==> design/flow/design.v <==
`timescale 1ns/10ps
module CannyEdge(dAddrRegRow, dAddrRegCol, bWE, bCE, InData, OutData,
	OPMode, bOPEnable, dReadReg, dWriteReg,	tclk, rst_b);
	input 	[2:0]				dAddrRegRow, dAddrRegCol;
	input						bWE, bCE;
	input 	[8-1:0] 	InData;
	output	[8-1:0] 	OutData;
	reg		[8-1:0] 	OutData;
	input 	[2:0]				OPMode;
	input 						bOPEnable;
	input 	[3:0]				dReadReg, dWriteReg;
	input						tclk, rst_b;
	reg 	[8-1:0]	regX[0:24];	 
	reg 	[8-1:0]	regY6;		 
	reg 	[8-1:0]	regZ[0:12];	 
	wire	[5:0]			wIdx = dAddrRegRow*3'd5 + dAddrRegCol;	 
	wire	[8-1:0]	gf[0:24];	 
	reg 	[8-1:0]	Out_gf, Out_gradient, Out_direction, Out_bThres;
	parameter		dThresHigh = 15;
	parameter		dThresLow = 10;
	parameter		dWidth = 200;
	parameter		dHeight = 200;
	reg			[14:0]	tpSum;
	reg			[1:0]	IntSignal;
	reg signed [31:0]	Gx, Gy, fGx, fGy;
	reg signed	[1:0]	dx, dy;
	integer	k;
	assign gf[0] =1;  assign gf[1] =3;  assign gf[2] =4;  assign gf[3] =3;  assign gf[4] =1;
	assign gf[5] =3;  assign gf[6] =7;  assign gf[7] =10; assign gf[8] =7;  assign gf[9] =3;
	assign gf[10]=4;  assign gf[11]=10; assign gf[12]=16; assign gf[13]=10; assign gf[14]=4;
	assign gf[15]=3;  assign gf[16]=7;  assign gf[17]=10; assign gf[18]=7;  assign gf[19]=3;
	assign gf[20]=1;  assign gf[21]=3;  assign gf[22]=4;  assign gf[23]=3;  assign gf[24]=1;
	always @(posedge tclk or negedge rst_b)
	begin
		if(!rst_b) begin
			IntSignal <= 2'b00;
		end
		else if(bCE==1'b0 && bWE==1'b0) 
		begin
			if(dWriteReg == 0)
				regX[wIdx] <= InData;
			else if(dWriteReg == 1) begin
				if(wIdx == 6)
					regY6 <= InData;
			end
			else if(dWriteReg == 2) begin
				if(wIdx <= 12)
					regZ[wIdx] <= InData;
			end
		end
		else if(bCE==1'b0 && bWE==1'b1)
		begin
			if(dReadReg == 0)
				OutData <= Out_gf;
			else if(dReadReg == 1)
				OutData <= Out_gradient;
			else if(dReadReg == 2)
				OutData <= Out_direction;
			else if(dReadReg == 3)
				OutData <= Out_gradient;
			else if(dReadReg == 4)
				OutData <= Out_bThres;
			else
				OutData <= OutData;
		end
		else
		begin
			if(bOPEnable==1'b0)
			begin
				if(OPMode == 0)
				begin
					if(IntSignal == 2'b00)	begin
						tpSum <= (gf[0]*regX[0]+gf[1]*regX[1]+gf[2]*regX[2]+gf[3]*regX[3]+gf[4]*regX[4]+gf[5]*regX[5]+gf[6]*regX[6]+gf[7]*regX[7]+gf[8]*regX[8]+gf[9]*regX[9]+gf[10]*regX[10]+gf[11]*regX[11]+gf[12]*regX[12]+gf[13]*regX[13]+gf[14]*regX[14]+gf[15]*regX[15]+gf[16]*regX[16]+gf[17]*regX[17]+gf[18]*regX[18]+gf[19]*regX[19]+gf[20]*regX[20]+gf[21]*regX[21]+gf[22]*regX[22]+gf[23]*regX[23]+gf[24]*regX[24]);
						IntSignal <= 2'b01;
					end
					else if(IntSignal == 2'b01) begin
						Out_gf <= tpSum >> 7;				 
					end
					else begin
						Out_gf <= Out_gf;
						IntSignal <= IntSignal;
					end
				end
				else if(OPMode == 1)
				begin
					if(IntSignal == 2'b00)	begin
						Gx <= -regX[0]-2*regX[5]-regX[10]+regX[2]+2*regX[7]+regX[12];
						Gy <= +regX[0]+2*regX[1]+regX[2]-regX[10]-2*regX[11]-regX[12];
						IntSignal <= 2'b01;
					end
					else if(IntSignal == 2'b01) begin
						if(Gx >= 0 && Gy >= 0)
							Out_gradient <= (Gx+Gy)/8;
						else if(Gx < 0 && Gy >=0)
							Out_gradient <= (-Gx+Gy)/8;
						else if(Gx >= 0 && Gy < 0)
							Out_gradient <= (Gx-Gy)/8;
						else if(Gx < 0 && Gy < 0)
							Out_gradient <= (-Gx-Gy)/8;
						else
							Out_gradient <= Out_gradient;
						IntSignal <= 2'b10;
					end	
					else if(IntSignal == 2'b10) begin
						if(Gy < 0)
						begin
							fGx <= -Gx;
							fGy <= -Gy;
						end
						else
						begin
							fGx <= Gx;
							fGy <= Gy;
						end
						IntSignal <= 2'b11;
					end
					else if(IntSignal == 2'b11) begin
						if(fGx >=0)
						begin
							if(fGy <= fGx>>1)  
								Out_direction <= 0;
							else if(fGy > fGx>>1 && fGy <= fGx*25/10)  
								Out_direction <= 45;
							else if(fGy > fGx*25/10)
								Out_direction <= 90;
							else
								Out_direction <= Out_direction;
						end
						else  
						begin
							if(fGy <= -fGx>>1)
								Out_direction <= 0;
							else if(fGy > -fGx>>1 && fGy <= -fGx*25/10)
								Out_direction <= 135;
							else if(fGy > -fGx*25/10)
								Out_direction <= 90;
							else
								Out_direction <= Out_direction;
						end
						IntSignal <= IntSignal;
					end
				end
				else if(OPMode == 2)
				begin
					if(IntSignal == 2'b00) begin
						if(regY6 == 0) begin
							dx <= 1;
							dy <= 0;
						end
						else if(regY6 == 45) begin
							dx <= -1;
							dy <= 1;
						end
						else if(regY6 == 90) begin
							dx <= 0;
							dy <= 1;
						end
						else if(regY6 == 135) begin
							dx <= 1;
							dy <= 1;
						end
						else begin
							dx <= 0; 
							dy <= 0; 
						end
						IntSignal <= 2'b01;
					end
					else if(IntSignal == 2'b01) begin
						if(regX[6] < regX[6-5*dy-dx] | regX[6] < regX[6+5*dy+dx])
							regX[6] <= 0;
						IntSignal <= IntSignal;
						Out_gradient <= regX[6];
					end
				end
				else if(OPMode == 3)
				begin
					if(IntSignal == 2'b00) begin
						if(regY6 == 0) begin
							dx <= 1;
							dy <= 0;
						end
						else if(regY6 == 45) begin
							dx <= -1;
							dy <= 1;
						end
						else if(regY6 == 90) begin
							dx <= 0;
							dy <= 1;
						end
						else if(regY6 == 135) begin
							dx <= 1;
							dy <= 1;
						end
						else begin
							dx <= 0; 
							dy <= 0; 
						end
						IntSignal <= 2'b01;
					end	
					else if(IntSignal == 2'b01) begin
						if(regX[6] >= dThresHigh)		 
							Out_bThres <= 1;
						else if(regX[6] <= dThresLow)	 
							Out_bThres <= 0;
						else							 
						begin
							if(regX[6-5*dy-dx] >= dThresHigh || regX[6+5*dy+dx] >= dThresHigh)
								Out_bThres <= 1;
							else if(regZ[6-5*dy-dx] == 1 || regZ[6+5*dy+dx] == 1)
								Out_bThres <= 1;
							else
								Out_bThres <= 0;
						end
						IntSignal <= IntSignal;
					end
				end
			end	
			else  
				IntSignal <= 2'b00;
		end  
	end
endmodule
==> design/flow/run.sh <==
#!/bin/bash
# the make line also repeats each setting of config.mk as NAME=value (left out here)
make -C /OpenROAD-flow-scripts/flow DESIGN_CONFIG=/design/flow/config.mk WORK_HOME=/design/flow/orfs CLKGATE_MAP_FILE= finish
==> design/flow/config.mk <==
export PLATFORM = sky130hd
export DESIGN_NAME = CannyEdge
export DESIGN_NICKNAME = CannyEdge
export VERILOG_FILES = /design/flow/design.v
export SDC_FILE = /design/flow/constraint.sdc
export NUM_CORES = 4
export LEC_CHECK = 0
export ABC_AREA = 1
export CAP_MARGIN = 0
export CORE_MARGIN = 2
export CORE_UTILIZATION = 72
export CTS_CLUSTER_DIAMETER = 400
export CTS_CLUSTER_SIZE = 10
export PLACE_DENSITY_LB_ADDON = 0.01
export SETUP_SLACK_MARGIN = -0.28
export SLEW_MARGIN = 20
==> design/flow/constraint.sdc <==
create_clock -name core_clock -period 14.3 [get_ports {tclk}]
set_input_delay 2.8600 -clock core_clock [delete_from_list [all_inputs] [get_ports {tclk}]]
set_output_delay 2.8600 -clock core_clock [all_outputs]
set_load 0.01 [all_outputs]
==> results of run 1 <==
[routing by layer]
metal | GRT usage [%] | GRT overflow
met3 | 43.93 | 0
met1 | 65.73 | 0
met5 | 19.85 | 1
met4 | 64.40 | 3
met2 | 89.03 | 1
[what timing repair did]
| action | in CTS |
|---|---|
| endpoints found under the setup margin | 6 |
| hold buffers | 0 |
| resized | 197 |
| pin swaps | 114 |
| buffers inserted | 68 |
[through the flow]
stage	area, sq um	setup WS (ps)	hold WS (ps)
after detailed placement	67170	-3952	413.7
after CTS	70180	-3674	428.5
after floorplan	60330	-2548	400.3
after global placement	67150	-2957	411.0
==> flow_summary.yaml, run 1 <==
# physical design summary
run_status:
  status: "stopped before the end"
  failing_step: "global routing (5_1_grt)"
  error: "[ERROR GRT-0232] Routing congestion too high. Check the congestion heatmap in the GUI."
placement:
  port_buffers: 37
  dp_hpwl_um: 176600
  dpl.cell_count: 8979
  place_congestion: 1.179
synthesis:
  synth-edff-count: 467
  synth_seq_share_pct: 23.77
  synthArstFlopShare_pct: 0.8475
  syn_inst: 7208
  topCombFamilyByArea: "adder cells"
  xor_share_pct: 4.536
  top_cells_by_area: "edfxtp_1 24%, fa_1 14%, ha_1 14%"
  ys_types: 91
  yosysTopAreaCellShare_pct: 23.57
  ys_sh_mux_pct: 0
  synthesis.nets: 8323
  synth_flops: 472
  ys_top_cells_by_count: "1420 x inv_1, 1177 x nand2_1, 667 x ha_1, 494 x nor2_1, 467 x edfxtp_1"
  ys.flop_type: "edfxtp_1"
  netlist_area_sq_um: 59500
  synthAoiAreaFrac_pct: 9.370
  yosys_warnings: 3
  synthAdderAreaFrac_pct: 28.09
  avgSynthCellArea_sq_um: 8.255
  most_common_cell: "inv_1"
  yosys.area_share.simple_pct: 23.95
  yosysCellCount: 7208
  yosysTopAreaCell: "edfxtp_1"
  yosysChipArea_sq_um: 59500
cts:
  htree_levels: 2
  clockBufferDepth: 3
  cts_root_buf: "clkbuf_16"
  cts.sinks: 472
  numCtsBuffers: 53
floorplanning:
  core.rowCount: 105
  core-area_sq_um: 81980
  die_y_um: 291.5
  dieArea_sq_um: 84950
  die_w_um: 291.5
  io_pins: 38
  fp_util_pct: 72.58
global_routing:
  grt_usage_pct: 66.12
  grt_overflow: 5
==> inputs of run 2 (changes only) <==
Settings changed: ABC_AREA 1 to not set, CAP_MARGIN 0 to 20, CORE_ASPECT_RATIO set to 1.16, CORE_UTILIZATION 72 to 65, CTS_CLUSTER_DIAMETER 400 to not set, CTS_CLUSTER_SIZE 10 to not set, MIN_ROUTING_LAYER set to met1, PLACE_DENSITY_LB_ADDON 0.01 to not set, SETUP_SLACK_MARGIN -0.28 to 5.0.
Clock period 14.3 ns to 20.7 ns, I/O delays scaled along.
==> run 2 against run 1 <==
  * The run now finishes clean
  * Area after synthesis increased by 4.8%
  * Die area is 16% higher
  * Synthesized cell count fell by 7.6%
==> flow_summary.yaml, run 2 <==
# yosys + openroad results
run_status:
  status: "complete, no violations"
synthesis:
  synthArstFlopShare_pct: 0.8475
  yosys.area_share.simple_pct: 15.44
  synthAoiAreaFrac_pct: 19.62
  avgSynthCellArea_sq_um: 9.355
  top_cells_by_area: "edfxtp_1 23%, fa_1 13%, ha_1 13%"
  synthAdderAreaFrac_pct: 26.95
  synth_seq_share_pct: 22.69
  synth-edff-count: 467
  yosysTopAreaCellShare_pct: 22.50
  ys_types: 172
  most_common_cell: "inv_1"
  netlist_area_sq_um: 62330
  yosysTopAreaCell: "edfxtp_1"
  syn_inst: 6662
  topCombFamilyByArea: "adder cells"
  yosysChipArea_sq_um: 62330
  ys_top_cells_by_count: "758 x inv_1, 667 x ha_1, 501 x nor2_1, 467 x edfxtp_1, 418 x fa_1"
  synth_flops: 472
  yosys_warnings: 3
  yosysCellCount: 6662
  ys.flop_type: "edfxtp_1"
  xor_share_pct: 6.492
  synthesis.nets: 7777
  ys_sh_mux_pct: 1.755
final_layout:
  finalNonFillerCells: 8358
  syn_to_final_growth_pct: 18.10
  final_cell_area_sq_um: 73610
  nets: 8195
  final_core_util_pct: 77.28
  fillers: 6183
drt:
  drt-vias-per-instance: 7.164
  finalWirelength_um: 242300
  first_iter_violations: 8721
  wl_per_cell_um: 29.00
  drcViolationCount: 0
  postRouteAntennaNets: 0
  num_vias: 59870
  dr.pass1.iters: 10
floorplanning:
  core.rowCount: 122
  dieArea_sq_um: 98390
  core-area_sq_um: 95250
  die_w_um: 291.5
  fp_util_pct: 65.43
  io_pins: 38
  die_y_um: 337.5
timing:
  fin_worst_skew_ps: 27.69
  fin_ws_ps: 2176
  fmax_ghz: 0.05398
  slew_violations: 0
  holdWs_ps: 416.0
  grt_setup_unrepaired: "true"
  finalSetupTns_ps: 0
  slew_headroom_pct: 10.52
  worst_pin_slew_ps: 1333
  finalSetupViolCount: 0
  period_minus_slack_ps: 18520
  hold_viol: 0
  min_period_over_period_pct: 89.49
worst_setup_path:
  r2r_cells: 77
  crit_family: "AND-OR/OR-AND gates"
  crit_path_start_kind: "flip-flop"
  worstReg2RegStart: "fGx[0]"
  cp_slowest_stage_delay_ps: 640
  r2r-end: "Out_direction[2]"
  worstSetupPathType: "reg2reg"
  r2r_setup_slack_ps: 2180
  slowest_stage: "or4b_4"
  required_ps: 21080
  crit_path_end: "Out_direction[2]"
  path_buffers: 9
  endpoint_kind: "flip-flop"
  cp_data_arrival_time_ps: 18910
  cp-startpoint: "fGx[0]"
  cp_num_cells: 77
  critPathMaxFanout: 8
global_routing:
  grt_max_degree: 65
  grt_pass1_wl_um: 348500
  grt_overflow: 0
  grt_usage_pct: 46.47
  first_global_vias: 57550
  antenna_found_initial: 6
cts:
  clock_latency_ps: 650
  cts_tree: "built"
  cts.sinks: 472
  clockBufferDepth: 3
  postCtsHoldBufs: 0
  clk_pin_slew_ps: 70
  cts_root_buf: "clkbuf_16"
  htree_levels: 2
  numCtsBuffers: 49
job:
  tool_warnings: 144
  cap_violations: 0
min_path:
  holdPathEnd: "Out_gf[3]"
  holdPathStages: 0
  hp-start: "tpSum[10]"
  hold_class: "reg2reg"
placement:
  place_area_sq_um: 65020
  place_congestion: 1.100
  dpl.cell_count: 7911
  port_buffers: 37
  dp_hpwl_um: 177800
  dp_slack_ps: 534.8
-- run 2: timing repair --
item | in CTS | in global routing
pin swaps | 153 | 252
endpoints found under the setup margin | 6 | 6
gates cloned | 7 | 3
buffers inserted | 188 | 157
gates resized | 340 | 416
-- run 2: per-layer routing --
layer  GRT usage [%]  vias up  wire (um)
met5               0        -        102
met3           14.32     1313      33660
met2           72.51     4741     105200
met4           25.35       12      18930
met1           57.85    28640      84440
li1                -    25170          -
-- run 2: area by class of cell --
| type | count | area (sq um) | area share [%] |
|---|---|---|---|
| multi-input cells | 5226 | 48670 | 66.12 |
| flip-flops and latches | 472 | 14140 | 19.22 |
| repair buffers | 573 | 4705 | 6.391 |
| inverters | 758 | 2863 | 3.889 |
| well taps | 1240 | 1551 | 2.108 |
| clock buffers | 53 | 1241 | 1.686 |
| clock inverters | 35 | 432.9 | 0.5881 |
| diodes | 1 | 2.502 | 0.003400 |
==> inputs of run 3 (changes only) <==
Settings changed: CORE_ASPECT_RATIO 1.16 to not set, MIN_ROUTING_LAYER met1 to not set, SETUP_SLACK_MARGIN 5.0 to not set.
Clock period 20.7 ns to 20.3 ns, I/O delays scaled along.
==> run 3 against run 2 <==
  * Still clean
  * Setup slack worse by 1300 ps
  * Sequential cell count is the same
  * Routed wire length decreased by 9.8%
  * Hold slack better by 3.6 ps
  * Via count decreased by 6.5%
  * Critical endpoint unchanged
  * Highest routed layer unchanged
  * Final area shrank 8.9%
  * First-iteration DRC count shrank 17%
  * Register-to-register slack got worse by 1300 ps
  * Cell count fell by 3.3%
==> flow_summary.yaml, run 3 <==
# yosys + openroad results
floorplanning:
  die_y_um: 313.7
  io_pins: 38
  dieArea_sq_um: 98380
  die_w_um: 313.7
  core-area_sq_um: 95010
  core.rowCount: 113
  fp_util_pct: 65.60
placement:
  dp_slack_ps: 374.5
  port_buffers: 37
  place_congestion: 1.058
  dpl.cell_count: 7946
  dp_hpwl_um: 168400
final_layout:
  finalNonFillerCells: 8084
  final_core_util_pct: 70.54
  syn_to_final_growth_pct: 7.540
  nets: 7894
cts:
  clockBufferDepth: 3
  cts_root_buf: "clkbuf_16"
  postCtsHoldBufs: 0
  clk_pin_slew_ps: 70
  cts_tree: "built"
  numCtsBuffers: 49
  htree_levels: 2
  cts.sinks: 472
  clock_latency_ps: 660
timing:
  slew_violations: 0
  slew_headroom_pct: 10.71
  fmax_ghz: 0.05159
  period_minus_slack_ps: 19380
  finalSetupViolCount: 0
  worst_pin_slew_ps: 1334
  holdWs_ps: 419.6
  hold_viol: 0
  fin_ws_ps: 918.1
  fin_worst_skew_ps: 23.84
  min_period_over_period_pct: 95.48
min_path:
  holdPathEnd: "Out_gf[3]"
  hp-start: "tpSum[10]"
  hold_class: "reg2reg"
  holdPathStages: 0
drt:
  first_iter_violations: 7278
  wl_per_cell_um: 27.03
  finalWirelength_um: 218500
  drcViolationCount: 0
  postRouteAntennaNets: 0
  drt-vias-per-instance: 6.923
  num_vias: 55970
  dr.pass1.iters: 9
synthesis:
  yosys_warnings: 3
  synth_seq_share_pct: 22.69
  xor_share_pct: 6.492
  yosysTopAreaCellShare_pct: 22.50
  ys.flop_type: "edfxtp_1"
  synth_flops: 472
  syn_inst: 6662
  top_cells_by_area: "edfxtp_1 23%, fa_1 13%, ha_1 13%"
  netlist_area_sq_um: 62330
  synthArstFlopShare_pct: 0.8475
  yosys.area_share.simple_pct: 15.44
  ys_sh_mux_pct: 1.755
  yosysChipArea_sq_um: 62330
  yosysCellCount: 6662
  avgSynthCellArea_sq_um: 9.355
  topCombFamilyByArea: "adder cells"
  synth-edff-count: 467
  ys_types: 172
  ys_top_cells_by_count: "758 x inv_1, 667 x ha_1, 501 x nor2_1, 467 x edfxtp_1, 418 x fa_1"
  most_common_cell: "inv_1"
  yosysTopAreaCell: "edfxtp_1"
  synthesis.nets: 7777
  synthAdderAreaFrac_pct: 26.95
  synthAoiAreaFrac_pct: 19.62
worst_setup_path:
  path_buffers: 8
  crit_family: "AND-OR/OR-AND gates"
  critPathMaxFanout: 10
  slowest_stage: "xnor2_1"
  r2r_setup_slack_ps: 920
  crit_path_start_kind: "flip-flop"
  r2r_cells: 76
  endpoint_kind: "flip-flop"
  cp_data_arrival_time_ps: 19790
  r2r-end: "Out_direction[2]"
  worstReg2RegStart: "fGx[7]"
  worstSetupPathType: "reg2reg"
  required_ps: 20710
  cpMostUsedCell: "ha_1"
  cp_num_cells: 76
  crit_path_end: "Out_direction[2]"
  cp-startpoint: "fGx[7]"
  cp_slowest_stage_delay_ps: 760
global_routing:
  grt_pass1_wl_um: 326100
  grt_overflow: 0
  grt_max_degree: 71
  grt_usage_pct: 43.52
  antenna_found_initial: 4
  first_global_vias: 53790
job:
  tool_warnings: 141
  cap_violations: 0
run_status:
  status: "complete, no violations"
==> run 3: timing repair <==
| action | CTS | global route |
|---|---|---|
| gates resized | 0 | 133 |
| endpoints found under the setup margin | 0 | 6 |
| setup buffers | 0 | 45 |
==> run 3: through the flow <==
stage | instance area [sq um] | TNS [ps]
floorplan | 62330 | 0
finish | 67030 | 0
CTS | 66000 | 0
global route | 67020 | -96.01
detailed placement | 64350 | 0
global placement | 64340 | 0
==> run 3: layout make-up <==
class	instances	area, sq um
Clock buffer	59	1285
Inverter	758	2849
Clock inverter	31	366.6
Sequential cell	472	14140
Multi-Input combinational cell	5218	44600
Tap cell	1265	1583
Fill cell	7305	27990
Antenna cell	1	2.502
Timing Repair Buffer	280	2195
==> run 3: metal layers <==
layer	global-route usage, %	wire, um	part of all wire, %
met4	29.53	19500	8.9
met2	69.40	98200	45
met5	0	24	0.011
met3	10.34	22900	10
met1	52.47	77880	36
==> inputs of run 4 (changes only) <==
Settings changed: CORE_UTILIZATION 65 to 28.
Clock period 20.3 ns to 46.6 ns, I/O delays scaled along.
==> run 4 against run 3 <==
  * Utilization fell by 40 points
  * Fmax fell by 15%
  * Critical path depth fell by 7
  * Critical endpoint unchanged
  * Register-to-register slack improved by 23000 ps
  * Non-clock buffer count fell by 137
  * Sequential cell count did not move
  * Setup slack improved by 23000 ps
  * Sequential share of layout area fell by 0.17 points
  * Clock skew rose by 11 ps
  * Global-route usage fell by 25 points
==> flow_summary.yaml, run 4 <==
# yosys + openroad results
min_path:
  holdPathEnd: "Out_gf[1]"
  hp-start: "tpSum[8]"
  hold_class: "reg2reg"
  holdPathStages: 0
global_routing:
  first_global_vias: 52940
  grt_max_degree: 65
  grt_pass1_wl_um: 330300
  grt_overflow: 0
  antenna_found_initial: 6
  grt_usage_pct: 18.86
synthesis:
  synthAoiAreaFrac_pct: 19.62
  topCombFamilyByArea: "adder cells"
  ys_top_cells_by_count: "758 x inv_1, 667 x ha_1, 501 x nor2_1, 467 x edfxtp_1, 418 x fa_1"
  netlist_area_sq_um: 62330
  yosysTopAreaCellShare_pct: 22.50
  syn_inst: 6662
  yosys_warnings: 3
  yosysTopAreaCell: "edfxtp_1"
  top_cells_by_area: "edfxtp_1 23%, fa_1 13%, ha_1 13%"
  yosysChipArea_sq_um: 62330
  synthAdderAreaFrac_pct: 26.95
  yosys.area_share.simple_pct: 15.44
  synthesis.nets: 7777
  yosysCellCount: 6662
  synth-edff-count: 467
  ys_types: 172
  synthArstFlopShare_pct: 0.8475
  synth_flops: 472
  most_common_cell: "inv_1"
  xor_share_pct: 6.492
  synth_seq_share_pct: 22.69
  avgSynthCellArea_sq_um: 9.355
  ys.flop_type: "edfxtp_1"
  ys_sh_mux_pct: 1.755
floorplanning:
  die_y_um: 475.8
  core-area_sq_um: 221700
  io_pins: 38
  fp_util_pct: 28.12
  die_w_um: 475.8
  dieArea_sq_um: 226400
  core.rowCount: 173
worst_setup_path:
  cp_slowest_stage_delay_ps: 860
  slowest_stage: "o21ai_1"
  required_ps: 46970
  worstSetupPathType: "reg2reg"
  path_buffers: 3
  crit_family: "AND-OR/OR-AND gates"
  cp_data_arrival_time_ps: 23280
  r2r-end: "Out_direction[2]"
  worstReg2RegStart: "fGx[0]"
  endpoint_kind: "flip-flop"
  cp-startpoint: "fGx[0]"
  crit_path_end: "Out_direction[2]"
  critPathMaxFanout: 20
  cp_num_cells: 69
  cpMostUsedCell: "ha_1"
  crit_path_start_kind: "flip-flop"
  r2r_setup_slack_ps: 23690
  r2r_cells: 69
final_layout:
  syn_to_final_growth_pct: 8.397
  nets: 7757
  fillers: 23180
cts:
  htree_levels: 2
  ctsResizeCount: 0
  numCtsBuffers: 51
  postCtsHoldBufs: 0
  clockBufferDepth: 3
  cts_tree: "built"
  cts_root_buf: "clkbuf_16"
  clk_pin_slew_ps: 60
  cts.sinks: 472
  post_cts_buffers: 0
  clock_latency_ps: 650
timing:
  worst_pin_slew_ps: 1222
  min_period_over_period_pct: 49.17
  slew_headroom_pct: 18.23
  period_minus_slack_ps: 22910
  slew_violations: 0
  fin_worst_skew_ps: 34.65
  finalSetupViolCount: 0
  finalSetupTns_ps: 0
  grt_setup_unrepaired: "false"
  fmax_ghz: 0.04365
  holdWs_ps: 419.3
  hold_viol: 0
drt:
  postRouteAntennaNets: 0
  first_iter_violations: 6089
  drt-vias-per-instance: 5.527
  finalWirelength_um: 219400
  dr.pass1.iters: 7
  num_vias: 53390
  drcViolationCount: 0
  wl_per_cell_um: 22.71
run_status:
  status: "complete, no violations"
job:
  cap_violations: 0
  tool_warnings: 139
placement:
  dp_hpwl_um: 173400
  port_buffers: 37
  place_congestion: 0.9997
run 4: area by class of cell:
class | count | area (sq um) | area share, %
antenna | 4 | 10.01 | 0.01482
clock buffer | 58 | 1324 | 1.959
clock inverter | 33 | 341.6 | 0.5056
inverter | 758 | 2845 | 4.211
multi-input combinational | 5216 | 44000 | 65.13
sequential | 472 | 14140 | 20.94
tap | 2975 | 3722 | 5.510
timing repair buffer | 143 | 1170 | 1.732
run 4: through the flow:
stage          utilization [%]  setup slack [ps]  instances  area, sq um
5_1_grt                  30.48             21910       9655        67550
4_1_cts                  30.44             23950       9652        67470
2_1_floorplan                -             28440       6662        62330
6_report                 30.48             23690       9659        67560
3_5_place_dp             29.69             24110       9561        65810
3_3_place_gp             29.68             23950       9559        65790
run 4: layer usage:
layer / routed length, um / global-route usage (%)
met1: 91390 / 24.23
met2: 103200 / 31.74
met3: 16120 / 3.305
met4: 8627 / 6.496
met5: 13 / 0
==> inputs of run 5 (changes only) <==
Settings changed: ABC_AREA set to 1, CORE_UTILIZATION 28 to 69.
Clock period 46.6 ns to 22.3 ns, I/O delays scaled along.
==> run 5 against run 4 <==
  * Critical path depth is 90 higher
  * First-iteration DRC count is 13% higher
  * Non-clock buffer count is 62 lower
  * Critical endpoint unchanged
  * Highest routed layer unchanged
==> flow_summary.yaml, run 5 <==
# yosys + openroad results
worst_setup_path:
  r2r_cells: 159
  critPathMaxFanout: 20
  r2r-end: "Out_direction[2]"
  crit_path_end: "Out_direction[2]"
  crit_path_start_kind: "flip-flop"
  cp_data_arrival_time_ps: 20920
  crit_family: "simple AND/OR/NAND/NOR gates"
  slowest_stage: "fa_1"
  cp-startpoint: "fGx[13]"
  path_buffers: 22
  worstSetupPathType: "reg2reg"
  cpMostUsedCell: "nand2_2"
  r2r_setup_slack_ps: 1750
  endpoint_kind: "flip-flop"
  required_ps: 22660
  cp_num_cells: 159
  cp_slowest_stage_delay_ps: 530
  worstReg2RegStart: "fGx[13]"
final_layout:
  flop_area_sq_um: 14140
  nets: 8428
  fillers: 6177
  syn_to_final_growth_pct: 6.645
  final_cell_area_sq_um: 63450
  finalNonFillerCells: 8506
  combGateArea_sq_um: 39490
  final_core_util_pct: 74.41
synthesis:
  xor_share_pct: 4.536
  syn_inst: 7208
  ys_sh_mux_pct: 0
  yosysChipArea_sq_um: 59500
  synthArstFlopShare_pct: 0.8475
  top_cells_by_area: "edfxtp_1 24%, fa_1 14%, ha_1 14%"
  netlist_area_sq_um: 59500
  yosys.area_share.simple_pct: 23.95
  yosysCellCount: 7208
  yosysTopAreaCellShare_pct: 23.57
  yosysTopAreaCell: "edfxtp_1"
  most_common_cell: "inv_1"
  synth_flops: 472
  synthesis.nets: 8323
  synth_seq_share_pct: 23.77
  ys.flop_type: "edfxtp_1"
  ys_types: 91
  ys_top_cells_by_count: "1420 x inv_1, 1177 x nand2_1, 667 x ha_1, 494 x nor2_1, 467 x edfxtp_1"
  yosys_warnings: 3
  topCombFamilyByArea: "adder cells"
  synthAdderAreaFrac_pct: 28.09
  avgSynthCellArea_sq_um: 8.255
  synthAoiAreaFrac_pct: 9.370
  synth-edff-count: 467
floorplanning:
  core-area_sq_um: 85280
  dieArea_sq_um: 88600
  core.rowCount: 107
  die_w_um: 297.7
  io_pins: 38
  fp_util_pct: 69.77
  die_y_um: 297.7
job:
  tool_warnings: 141
  cap_violations: 0
global_routing:
  first_global_vias: 54970
  grt_overflow: 0
  grt_max_degree: 65
  grt_usage_pct: 50.52
  grt_pass1_wl_um: 333400
  antenna_found_initial: 17
cts:
  cts.sinks: 472
  postCtsHoldBufs: 0
  clockBufferDepth: 3
  numCtsBuffers: 52
  clock_latency_ps: 660
  htree_levels: 2
  cts_tree: "built"
  clk_pin_slew_ps: 70
  cts_root_buf: "clkbuf_16"
timing:
  fin_worst_skew_ps: 40.03
  min_period_over_period_pct: 92.16
  finalSetupViolCount: 0
  slew_violations: 0
  worst_pin_slew_ps: 1321
  fmax_ghz: 0.04866
  period_minus_slack_ps: 20550
  slew_headroom_pct: 11.32
  holdWs_ps: 427.6
  hold_viol: 0
drt:
  num_vias: 55030
  drcViolationCount: 0
  finalWirelength_um: 224000
  first_iter_violations: 6911
  postRouteAntennaNets: 0
  dr.pass1.iters: 9
  drt-vias-per-instance: 6.470
  wl_per_cell_um: 26.34
placement:
  port_buffers: 37
  place_congestion: 1.160
  place_area_sq_um: 61450
  dpl.cell_count: 8392
  dp_hpwl_um: 175600
run_status:
  status: "complete, no violations"
min_path:
  holdPathEnd: "Out_gf[4]"
  holdPathStages: 0
  hp-start: "tpSum[11]"
  hold_class: "reg2reg"
-- run 5: final cells by class --
type	count	area share (%)
clock inverters	34	0.6527
multi-input cells	5147	62.23
flip-flops and latches	472	22.29
inverters	1559	9.335
clock buffers	60	2.098
well taps	1144	2.256
diodes	9	0.03549
repair buffers	81	1.102
-- run 5: repair_timing --
item / 4_1_cts / 5_1_grt
setup endpoints to repair: 0 / 5
resized: 0 / 15
buffers inserted: 0 / 7
-- run 5: stage by stage --
stage / setup TNS (ps) / worst slack (ps)
floorplan: 0 / 4825
global placement: 0 / 2084
detailed placement: 0 / 1367
CTS: 0 / 1274
global route: -41.00 / -41.00
finish: 0 / 1748
-- run 5: metal layers --
layer  routed length [um]  share of wire [%]  GRT usage, %
met3                29120                 13         18.73
met1                70740                 32         53.82
met4                26020                 12         44.78
met5                  294               0.13         2.165
met2                97850                 44         78.54
==> inputs of run 6 (changes only) <==
Settings changed: ABC_AREA 1 to not set, CORE_UTILIZATION 69 to 66.
Clock period 22.3 ns to 19.5 ns, I/O delays scaled along.
==> run 6 against run 5 <==
  * Non-clock buffer count increased by 338
  * Via count up 5.4%
  * Critical path type unchanged
  * Largest cell class unchanged
  * First-iteration DRC count up 28%
  * Still clean
  * Critical path depth down 81
  * Critical endpoint unchanged
  * Fmax rose by 7.5%
  * Sequential share of layout area down 1.8 points
==> flow_summary.yaml, run 6 <==
# yosys + openroad results
drt:
  num_vias: 58020
  dr.pass1.iters: 11
  wl_per_cell_um: 28.01
  postRouteAntennaNets: 0
  drt-vias-per-instance: 7.063
  drcViolationCount: 0
  finalWirelength_um: 230100
  first_iter_violations: 8859
timing:
  finalSetupViolCount: 0
  worst_pin_slew_ps: 1273
  hold_viol: 0
  slew_headroom_pct: 14.67
  finalSetupTns_ps: 0
  period_minus_slack_ps: 19120
  min_period_over_period_pct: 98.08
  fmax_ghz: 0.05229
  fin_ws_ps: 375.1
  slew_violations: 0
  fin_worst_skew_ps: 14.59
synthesis:
  yosysTopAreaCell: "edfxtp_1"
  ys_sh_mux_pct: 1.755
  avgSynthCellArea_sq_um: 9.355
  synth_flops: 472
  synth-edff-count: 467
  yosys_warnings: 3
  top_cells_by_area: "edfxtp_1 23%, fa_1 13%, ha_1 13%"
  synthArstFlopShare_pct: 0.8475
  netlist_area_sq_um: 62330
  topCombFamilyByArea: "adder cells"
  ys.flop_type: "edfxtp_1"
  yosysCellCount: 6662
  ys_top_cells_by_count: "758 x inv_1, 667 x ha_1, 501 x nor2_1, 467 x edfxtp_1, 418 x fa_1"
  yosysChipArea_sq_um: 62330
  synth_seq_share_pct: 22.69
  synthAoiAreaFrac_pct: 19.62
  most_common_cell: "inv_1"
  synthesis.nets: 7777
  ys_types: 172
  syn_inst: 6662
  yosysTopAreaCellShare_pct: 22.50
  synthAdderAreaFrac_pct: 26.95
  yosys.area_share.simple_pct: 15.44
  xor_share_pct: 6.492
floorplanning:
  io_pins: 38
  die_w_um: 311.3
  fp_util_pct: 66.68
  dieArea_sq_um: 96910
  core.rowCount: 112
  die_y_um: 311.3
  core-area_sq_um: 93470
worst_setup_path:
  crit_family: "simple AND/OR/NAND/NOR gates"
  cp_data_arrival_time_ps: 19510
  crit_path_start_kind: "flip-flop"
  cp_slowest_stage_delay_ps: 590
  r2r_cells: 78
  r2r_setup_slack_ps: 380
  endpoint_kind: "flip-flop"
  worstSetupPathType: "reg2reg"
  r2r-end: "Out_direction[2]"
  worstReg2RegStart: "fGx[8]"
  crit_path_end: "Out_direction[2]"
  required_ps: 19890
  cp_num_cells: 78
  slowest_stage: "or4_4"
  critPathMaxFanout: 10
  path_buffers: 9
  cp-startpoint: "fGx[8]"
global_routing:
  grtUsageMet2_pct: 71.04
  grt_max_degree: 78
  busiest_layer: "met2"
  antenna_found_initial: 8
  use_met1_pct: 55.29
  grt_overflow: 0
  grtUsageMet3_pct: 12.88
  grt_usage_pct: 45.96
  grt_pass1_wl_um: 342300
  first_global_vias: 56700
cts:
  postCtsHoldBufs: 0
  cts_root_buf: "clkbuf_16"
  cts_tree: "built"
  numCtsBuffers: 48
  clk_pin_slew_ps: 70
  htree_levels: 2
  clockBufferDepth: 3
  cts.sinks: 472
  clock_latency_ps: 640
final_layout:
  final_core_util_pct: 73.76
  nets: 8034
  fillers: 6504
  flop_area_sq_um: 14140
  combGateArea_sq_um: 45410
  syn_to_final_growth_pct: 10.62
job:
  cap_violations: 0
  tool_warnings: 141
run_status:
  status: "complete, no violations"
placement:
  dp_hpwl_um: 176600
  dp_slack_ps: -190.6
  port_buffers: 37
  place_congestion: 1.053
min_path:
  hp-start: "tpSum[14]"
  hold_class: "reg2reg"
  holdPathEnd: "Out_gf[7]"
  holdPathStages: 0
-- run 6: what timing repair did --
action,CTS,global route
pin swaps,2,96
endpoints found under the setup margin,4,6
endpoints found under the hold margin,0,0
resized,12,286
gates cloned,0,4
setup buffers,3,69
-- run 6: metal layers --
layer	part of all wire, %	vias to the layer above
met2	44	4391
li1	-	24850
met1	35	27570
met4	9.2	12
met5	0.032	-
met3	13	1202
-- run 6: layout make-up --
type,instances,area share [%]
Inverter,758,4.127
Clock buffer,49,1.748
Tap cell,1254,2.276
Sequential cell,472,20.52
Clock inverter,41,0.7441
Multi-Input combinational cell,5220,65.86
Timing Repair Buffer,419,4.720
Antenna cell,2,0.007259
-- run 6: stage by stage --
stage               cell area (sq um)  std cells  hold slack, ps
CTS                             66970       8139           431.9
global placement                65160       8046           402.9
floorplan                       62330       6662           400.3
global route                    68940       8213           441.5
detailed placement              65170       8046           416.7
finish                          68940       8215           428.7
==> inputs of run 7 (changes only) <==
Settings changed: ABC_AREA set to 1, CORE_UTILIZATION 66 to 59, CTS_CLUSTER_SIZE set to 94.
Clock period 19.5 ns to 14.4 ns, I/O delays scaled along.
==> run 7 against run 6 <==
  * Now fails the layout checks on negative setup slack
  * Die area increased by 6.7%
  * Synthesized cell count increased by 8.2%
  * Hold slack got worse by 3.6 ps
  * Critical path depth increased by 92
  * Fmax up 3.6%
  * First-iteration DRC count is 39% lower
  * Sequential cell count is the same
==> flow_summary.yaml, run 7 <==
# yosys + openroad results
cts:
  numCtsBuffers: 50
  clk_pin_slew_ps: 60
  clock_latency_ps: 660
  cts_root_buf: "clkbuf_16"
  htree_levels: 2
  clockBufferDepth: 3
  postCtsHoldBufs: 0
  cts.sinks: 472
  cts_tree: "built"
timing:
  grt_setup_unrepaired: "true"
  slew_violations: 0
  slew_headroom_pct: 17.29
  fmax_ghz: 0.05416
  period_minus_slack_ps: 18460
  hold_viol: 0
  finalSetupViolCount: 6
  worst_pin_slew_ps: 1236
  min_period_over_period_pct: 128.2
  fin_worst_skew_ps: 32.52
  holdWs_ps: 425.1
  fin_ws_ps: -4065
job:
  cap_violations: 0
  tool_warnings: 144
synthesis:
  xor_share_pct: 4.536
  synthAdderAreaFrac_pct: 28.09
  synth_flops: 472
  yosysTopAreaCell: "edfxtp_1"
  synth-edff-count: 467
  yosysChipArea_sq_um: 59500
  synth_seq_share_pct: 23.77
  synthAoiAreaFrac_pct: 9.370
  avgSynthCellArea_sq_um: 8.255
  yosys_warnings: 3
  syn_inst: 7208
  most_common_cell: "inv_1"
  top_cells_by_area: "edfxtp_1 24%, fa_1 14%, ha_1 14%"
  synthesis.nets: 8323
  yosys.area_share.simple_pct: 23.95
  yosysCellCount: 7208
  ys_sh_mux_pct: 0
  ys_top_cells_by_count: "1420 x inv_1, 1177 x nand2_1, 667 x ha_1, 494 x nor2_1, 467 x edfxtp_1"
  yosysTopAreaCellShare_pct: 23.57
  synthArstFlopShare_pct: 0.8475
  ys.flop_type: "edfxtp_1"
  topCombFamilyByArea: "adder cells"
  ys_types: 91
  netlist_area_sq_um: 59500
floorplanning:
  die_y_um: 321.6
  io_pins: 38
  core.rowCount: 116
  dieArea_sq_um: 103400
  fp_util_pct: 59.50
  core-area_sq_um: 100000
  die_w_um: 321.6
worst_setup_path:
  cp_num_cells: 170
  cp_data_arrival_time_ps: 18870
  worstSetupPathType: "reg2reg"
  crit_path_end: "Out_direction[3]"
  required_ps: 14800
  crit_family: "simple AND/OR/NAND/NOR gates"
  cp_slowest_stage_delay_ps: 530
  r2r-end: "Out_direction[3]"
  slowest_stage: "fa_1"
  path_buffers: 21
  worstReg2RegStart: "fGx[5]"
  cpMostUsedCell: "nand2_4"
  crit_path_start_kind: "flip-flop"
  endpoint_kind: "flip-flop"
  r2r_cells: 170
  r2r_setup_slack_ps: -4060
  critPathMaxFanout: 6
  cp-startpoint: "fGx[5]"
run_status:
  status: "finished with violations"
  violations: "negative setup slack"
min_path:
  hold_class: "reg2reg"
  holdPathStages: 0
  holdPathEnd: "Out_gf[6]"
  hp-start: "tpSum[13]"
drt:
  dr.pass1.iters: 8
  first_iter_violations: 5402
  drt-vias-per-instance: 5.876
  drcViolationCount: 0
  wl_per_cell_um: 23.60
  postRouteAntennaNets: 0
  finalWirelength_um: 223000
  num_vias: 55520
final_layout:
  finalNonFillerCells: 9449
  nets: 9221
  final_cell_area_sq_um: 72310
  syn_to_final_growth_pct: 21.53
global_routing:
  grt_usage_pct: 42.44
  grt_overflow: 0
  antenna_found_initial: 8
  grt_pass1_wl_um: 326300
  grt_max_degree: 65
  first_global_vias: 54830
placement:
  place_area_sq_um: 67530
  dp_hpwl_um: 177800
  port_buffers: 37
  place_congestion: 1.101
  dpl.cell_count: 9223
==> run 7: metal layers <==
layer  wire [um]  GRT usage [%]  vias up  part of all wire [%]
li1            -              -    25380                     -
met1       77240          46.76    26250                    35
met2      102200          69.12     2876                    46
met3       20940          11.14     1001                   9.4
met4       22490          34.66        8                    10
met5          59              0        -                 0.026
==> run 7: final cells by class <==
cell class / instances / area, sq um
sequential: 472 / 14140
multi-input combinational: 5144 / 42210
tap: 1298 / 1624
clock buffer: 61 / 1313
inverter: 1559 / 5973
fill: 7656 / 27690
timing repair buffer: 879 / 6726
clock inverter: 32 / 310.3
antenna: 4 / 10.01
==> run 7: what timing repair did <==
action,CTS,global route
buffers inserted,55,72
pin swaps,105,214
resized,158,307
setup endpoints to repair,6,6
==> run 7: per-stage QoR <==
step | TNS [ps] | worst slack (ps) | util (%)
floorplan | -12440 | -2448 | -
global placement | -18850 | -3219 | 67.51
detailed placement | -22380 | -3915 | 67.53
CTS | -19830 | -3592 | 70.29
global route | -29100 | -5155 | 72.30
finish | -22160 | -4065 | 72.31
==> inputs of run 8 (changes only) <==
Settings changed: CORE_UTILIZATION 59 to 70, CTS_CLUSTER_DIAMETER set to 27, CTS_CLUSTER_SIZE 94 to 74, MAX_ROUTING_LAYER set to met4, SETUP_SLACK_MARGIN set to 4.86, TNS_END_PERCENT set to 80.
Clock period 14.4 ns to 16.7 ns, I/O delays scaled along.
==> run 8 against run 7 <==
  * The flow now stops in global routing (5_1_grt)
  * Die area fell by 16%
  * Synthesized cell count stayed put
  * Area after synthesis unchanged
==> flow_summary.yaml, run 8 <==
# physical design summary
synthesis:
  yosysCellCount: 7208
  topCombFamilyByArea: "adder cells"
  xor_share_pct: 4.536
  synthesis.nets: 8323
  yosysTopAreaCell: "edfxtp_1"
  syn_inst: 7208
  most_common_cell: "inv_1"
  yosys_warnings: 3
  yosysChipArea_sq_um: 59500
  yosysTopAreaCellShare_pct: 23.57
  ys_top_cells_by_count: "1420 x inv_1, 1177 x nand2_1, 667 x ha_1, 494 x nor2_1, 467 x edfxtp_1"
  yosys.area_share.simple_pct: 23.95
  ys.flop_type: "edfxtp_1"
  ys_sh_mux_pct: 0
  synth-edff-count: 467
  netlist_area_sq_um: 59500
  synthAoiAreaFrac_pct: 9.370
  avgSynthCellArea_sq_um: 8.255
  synth_seq_share_pct: 23.77
  synthArstFlopShare_pct: 0.8475
  synthAdderAreaFrac_pct: 28.09
  top_cells_by_area: "edfxtp_1 24%, fa_1 14%, ha_1 14%"
  synth_flops: 472
  ys_types: 91
run_status:
  failing_step: "global routing (5_1_grt)"
  error: "[ERROR GRT-0116] Global routing finished with congestion. Check the congestion regions in the DRC Viewer."
  status: "stopped before the end"
placement:
  place_congestion: 1.175
  port_buffers: 37
  dp_hpwl_um: 176100
  place_area_sq_um: 66550
floorplanning:
  core-area_sq_um: 83950
  core.rowCount: 106
  fp_util_pct: 70.87
  die_w_um: 295.5
  die_y_um: 295.5
  io_pins: 38
  dieArea_sq_um: 87350
cts:
  htree_levels: 3
  numCtsBuffers: 113
  cts.sinks: 472
  cts_root_buf: "clkbuf_16"
  clockBufferDepth: 3
global_routing:
  grt_overflow: 33
  grt_usage_pct: 65.01
==> run 8: layer usage <==
metal / global-route usage [%] / overflow
met1: 64.90 / 0
met2: 86.85 / 12
met3: 37.29 / 0
met4: 63.70 / 21
met5: - / -
==> run 8: repair_timing <==
action | 4_1_cts
setup buffers | 77
pin swaps | 121
setup endpoints to repair | 6
gates resized | 206
hold buffers | 0
endpoints found under the hold margin | 0
==> run 8: stage by stage <==
| step | cells | setup slack (ps) | hold slack, ps |
|---|---|---|---|
| CTS | 9266 | -1320 | 414.3 |
| detailed placement | 8975 | -1605 | 404.5 |
| global placement | 8973 | -843.0 | 403.1 |
| floorplan | 7208 | -147.8 | 400.3 |
==> inputs of run 9 (changes only) <==
Settings changed: ABC_AREA 1 to 0, CELL_PAD_IN_SITES_GLOBAL_PLACEMENT set to 1, CORE_MARGIN 2 to 3, CTS_CLUSTER_DIAMETER 27 to 22, CTS_CLUSTER_SIZE 74 to not set, GPL_ROUTABILITY_DRIVEN set to 0, GPL_TIMING_DRIVEN set to 0, HOLD_SLACK_MARGIN set to 0.24, MAX_ROUTING_LAYER met4 to not set, PLACE_DENSITY_LB_ADDON set to 0.13, SETUP_SLACK_MARGIN 4.86 to 5.0, TNS_END_PERCENT 80 to 40.
Clock period 16.7 ns to 28.9 ns, I/O delays scaled along.
==> run 9 against run 8 <==
  * Die area rose by 6.1%
  * Synthesized cell count fell by 7.6%
  * The flow stops in global placement without I/O (3_1_place_gp_skip_io)
  * Area after synthesis rose by 4.8%
==> flow_summary.yaml, run 9 <==
# physical design summary
run_status:
  status: "stopped before the end"
  failing_step: "global placement without I/O (3_1_place_gp_skip_io)"
  error: "[ERROR FLW-0024] Place density exceeds 1.0 (current PLACE_DENSITY_LB_ADDON =  0.13). Please check if the value of  PLACE_DENSITY_LB_ADDON is between 0 and 0.99."
synthesis:
  ys_top_cells_by_count: "758 x inv_1, 667 x ha_1, 501 x nor2_1, 467 x edfxtp_1, 418 x fa_1"
  xor_share_pct: 6.492
  ys_types: 172
  synthesis.nets: 7777
  synthAdderAreaFrac_pct: 26.95
  yosys_warnings: 3
  avgSynthCellArea_sq_um: 9.355
  netlist_area_sq_um: 62330
  yosys.area_share.simple_pct: 15.44
  synthArstFlopShare_pct: 0.8475
  synth-edff-count: 467
  synthAoiAreaFrac_pct: 19.62
  yosysCellCount: 6662
  synth_flops: 472
  yosysChipArea_sq_um: 62330
  ys.flop_type: "edfxtp_1"
  topCombFamilyByArea: "adder cells"
  syn_inst: 6662
  most_common_cell: "inv_1"
  synth_seq_share_pct: 22.69
  ys_sh_mux_pct: 1.755
  top_cells_by_area: "edfxtp_1 23%, fa_1 13%, ha_1 13%"
  yosysTopAreaCell: "edfxtp_1"
  yosysTopAreaCellShare_pct: 22.50
floorplanning:
  core-area_sq_um: 87560
  core.rowCount: 108
  fp_util_pct: 71.18
  die_y_um: 304.4
  dieArea_sq_um: 92650
  die_w_um: 304.4
==> inputs of run 10 (changes only) <==
Settings changed: ABC_AREA 0 to not set, CELL_PAD_IN_SITES_GLOBAL_PLACEMENT 1 to 2, CORE_MARGIN 3 to 2, CORE_UTILIZATION 70 to 40, CTS_CLUSTER_DIAMETER 22 to not set, CTS_CLUSTER_SIZE set to 100, HOLD_SLACK_MARGIN 0.24 to not set, PLACE_DENSITY set to 0.66, PLACE_DENSITY_LB_ADDON 0.13 to not set, SETUP_SLACK_MARGIN 5.0 to not set, TNS_END_PERCENT 40 to 55.
Clock period 28.9 ns to 15.2 ns, I/O delays scaled along.
==> run 10 against run 9 <==
  * The layout now fails its checks (negative setup slack)
  * Area after synthesis did not move
  * Synthesized cell count stayed put
  * Die area grew 72%
==> flow_summary.yaml, run 10 <==
# yosys + openroad results
cts:
  cts_root_buf: "clkbuf_16"
  postCtsHoldBufs: 0
  clockBufferDepth: 3
  cts_tree: "built"
  clk_pin_slew_ps: 70
  cts.sinks: 472
  clock_latency_ps: 650
  htree_levels: 2
  numCtsBuffers: 51
worst_setup_path:
  crit_path_end: "Out_direction[2]"
  cp_data_arrival_time_ps: 19220
  r2r-end: "Out_direction[2]"
  required_ps: 15600
  crit_family: "simple AND/OR/NAND/NOR gates"
  cp_slowest_stage_delay_ps: 480
  critPathMaxFanout: 8
  crit_path_start_kind: "flip-flop"
  endpoint_kind: "flip-flop"
  r2r_setup_slack_ps: -3620
  cp_num_cells: 85
  r2r_cells: 85
  cpMostUsedCell: "buf_6"
  slowest_stage: "or4_4"
  path_buffers: 16
  cp-startpoint: "fGx[1]"
  worstSetupPathType: "reg2reg"
  worstReg2RegStart: "fGx[1]"
synthesis:
  topCombFamilyByArea: "adder cells"
  yosys.area_share.simple_pct: 15.44
  syn_inst: 6662
  avgSynthCellArea_sq_um: 9.355
  most_common_cell: "inv_1"
  synthAdderAreaFrac_pct: 26.95
  synth_flops: 472
  ys_types: 172
  synthArstFlopShare_pct: 0.8475
  netlist_area_sq_um: 62330
  ys_sh_mux_pct: 1.755
  yosysTopAreaCellShare_pct: 22.50
  synthAoiAreaFrac_pct: 19.62
  yosysTopAreaCell: "edfxtp_1"
  yosys_warnings: 3
  synth-edff-count: 467
  yosysCellCount: 6662
  top_cells_by_area: "edfxtp_1 23%, fa_1 13%, ha_1 13%"
  synthesis.nets: 7777
  ys_top_cells_by_count: "758 x inv_1, 667 x ha_1, 501 x nor2_1, 467 x edfxtp_1, 418 x fa_1"
  synth_seq_share_pct: 22.69
  yosysChipArea_sq_um: 62330
  xor_share_pct: 6.492
  ys.flop_type: "edfxtp_1"
final_layout:
  flop_area_sq_um: 14140
  syn_to_final_growth_pct: 18.53
  combGateArea_sq_um: 47650
  nets: 8206
  fillers: 14870
timing:
  min_period_over_period_pct: 123.8
  fmax_ghz: 0.05313
  slew_violations: 0
  fin_worst_skew_ps: 29.17
  finalSetupViolCount: 6
  grt_setup_unrepaired: "true"
  fin_ws_ps: -3621
  worst_pin_slew_ps: 1304
  hold_viol: 0
  period_minus_slack_ps: 18820
  slew_headroom_pct: 12.73
placement:
  port_buffers: 34
  dp_hpwl_um: 197000
  dp_slack_ps: -7668
global_routing:
  grtUsageMet3_pct: 3.771
  antenna_found_initial: 6
  grt_max_degree: 61
  grt_overflow: 0
  first_global_vias: 55120
  grt_usage_pct: 31.06
  busiest_layer: "met2"
  grtUsageMet2_pct: 53.42
  grt_pass1_wl_um: 368000
  use_met1_pct: 38.62
drt:
  drt-vias-per-instance: 5.959
  postRouteAntennaNets: 0
  wl_per_cell_um: 27.24
  num_vias: 54690
  dr.pass1.iters: 8
  drcViolationCount: 0
  first_iter_violations: 4652
  finalWirelength_um: 250000
run_status:
  violations: "negative setup slack"
  status: "finished with violations"
min_path:
  hp-start: "tpSum[10]"
  holdPathEnd: "Out_gf[3]"
  holdPathStages: 0
  hold_class: "reg2reg"
floorplanning:
  die_y_um: 398.7
  core.rowCount: 144
  dieArea_sq_um: 159000
  io_pins: 38
  fp_util_pct: 40.36
  die_w_um: 398.7
  core-area_sq_um: 154400
job:
  cap_violations: 0
  tool_warnings: 144
run 10: repair_timing:
action / CTS / global route
resized: 586 / 98
setup endpoints to repair: 6 / 6
pin swaps: 204 / 43
setup buffers: 295 / 25
cloned: 5 / 0
run 10: cell type report:
class | count | area share (%)
diodes | 1 | 0.003387
plain buffers | 204 | 2.182
clock buffers | 57 | 1.758
clock inverters | 37 | 0.4742
inverters | 758 | 3.896
multi-input cells | 5217 | 64.50
flip-flops and latches | 472 | 19.15
well taps | 2044 | 3.462
repair buffers | 387 | 4.576
run 10: layer usage:
metal | share of wire, % | routed length (um) | vias up
met5 | 0.012 | 29 | -
met4 | 5.6 | 13970 | 4
met3 | 5.2 | 13050 | 576
met2 | 48 | 121100 | 1833
met1 | 41 | 101800 | 27090
li1 | - | - | 25190
run 10: per-stage QoR:
step	instances	util [%]	hold slack, ps	TNS (ps)	cell area [sq um]
floorplan	6662	-	400.3	-11950	62650
global placement	8740	42.45	405.7	-44630	65550
detailed placement	8770	42.80	405.7	-41780	66090
CTS	9154	47.36	420.4	-18430	73130
global route	9176	47.84	432.2	-24270	73870
finish	9177	47.84	417.4	-19540	73870
==> inputs of run 11 (changes only) <==
Settings changed: ABC_AREA set to 1, CAP_MARGIN 20 to 15, CELL_PAD_IN_SITES_GLOBAL_PLACEMENT 2 to not set, CORE_UTILIZATION 40 to 72, CTS_CLUSTER_DIAMETER set to 361, GPL_ROUTABILITY_DRIVEN 0 to not set, GPL_TIMING_DRIVEN 0 to not set, PLACE_DENSITY 0.66 to 0.42, TNS_END_PERCENT 55 to not set.
Clock period 15.2 ns to 13.3 ns, I/O delays scaled along.
==> run 11 against run 10 <==
  * The flow now stops in global routing (5_1_grt)
  * Area after synthesis shrank 4.5%
  * Die area is 47% lower
  * Synthesized cell count increased by 8.2%
==> flow_summary.yaml, run 11 <==
# physical design summary
synthesis:
  ys_types: 91
  yosysChipArea_sq_um: 59500
  yosysTopAreaCellShare_pct: 23.57
  synthAoiAreaFrac_pct: 9.370
  ys.flop_type: "edfxtp_1"
  synthesis.nets: 8323
  topCombFamilyByArea: "adder cells"
  xor_share_pct: 4.536
  synth_flops: 472
  ys_top_cells_by_count: "1420 x inv_1, 1177 x nand2_1, 667 x ha_1, 494 x nor2_1, 467 x edfxtp_1"
  synthAdderAreaFrac_pct: 28.09
  avgSynthCellArea_sq_um: 8.255
  synth_seq_share_pct: 23.77
  top_cells_by_area: "edfxtp_1 24%, fa_1 14%, ha_1 14%"
  netlist_area_sq_um: 59500
  yosysTopAreaCell: "edfxtp_1"
  most_common_cell: "inv_1"
  yosys_warnings: 3
  yosys.area_share.simple_pct: 23.95
  syn_inst: 7208
  yosysCellCount: 7208
  synth-edff-count: 467
  synthArstFlopShare_pct: 0.8475
  ys_sh_mux_pct: 0
cts:
  cts.sinks: 472
  clockBufferDepth: 3
  htree_levels: 1
  cts_root_buf: "clkbuf_16"
  numCtsBuffers: 8
  postCtsHoldBufs: 0
placement:
  port_buffers: 37
  dp_hpwl_um: 179400
  place_congestion: 1.155
  dpl.cell_count: 8972
  dp_slack_ps: -4746
run_status:
  status: "stopped before the end"
  error: "[ERROR GRT-0116] Global routing finished with congestion. Check the congestion regions in the DRC Viewer."
  failing_step: "global routing (5_1_grt)"
floorplanning:
  core-area_sq_um: 81980
  core.rowCount: 105
  io_pins: 38
  fp_util_pct: 72.58
  die_y_um: 291.5
  dieArea_sq_um: 84950
  die_w_um: 291.5
global_routing:
  grt_usage_pct: 62.22
  grt_overflow: 28
==> run 11: layer usage <==
metal / overflow / track usage, %
met5: 0 / 11.68
met4: 19 / 61.86
met3: 0 / 36.64
met2: 9 / 86.51
met1: 0 / 62.70
==> run 11: metrics by stage <==
stage / hold WS, ps / TNS [ps] / area (sq um)
after detailed placement: 404.5 / -27540 / 67090
after global placement: 402.1 / -23080 / 67080
after CTS: 468.7 / -24230 / 69620
after floorplan: 400.3 / -19040 / 60330
==> run 11: repair_timing <==
item                                    4_1_cts
setup buffers                               108
gates cloned                                  0
gates resized                               274
endpoints found under the setup margin        6
pin swaps                                   153
hold endpoints to repair                      0
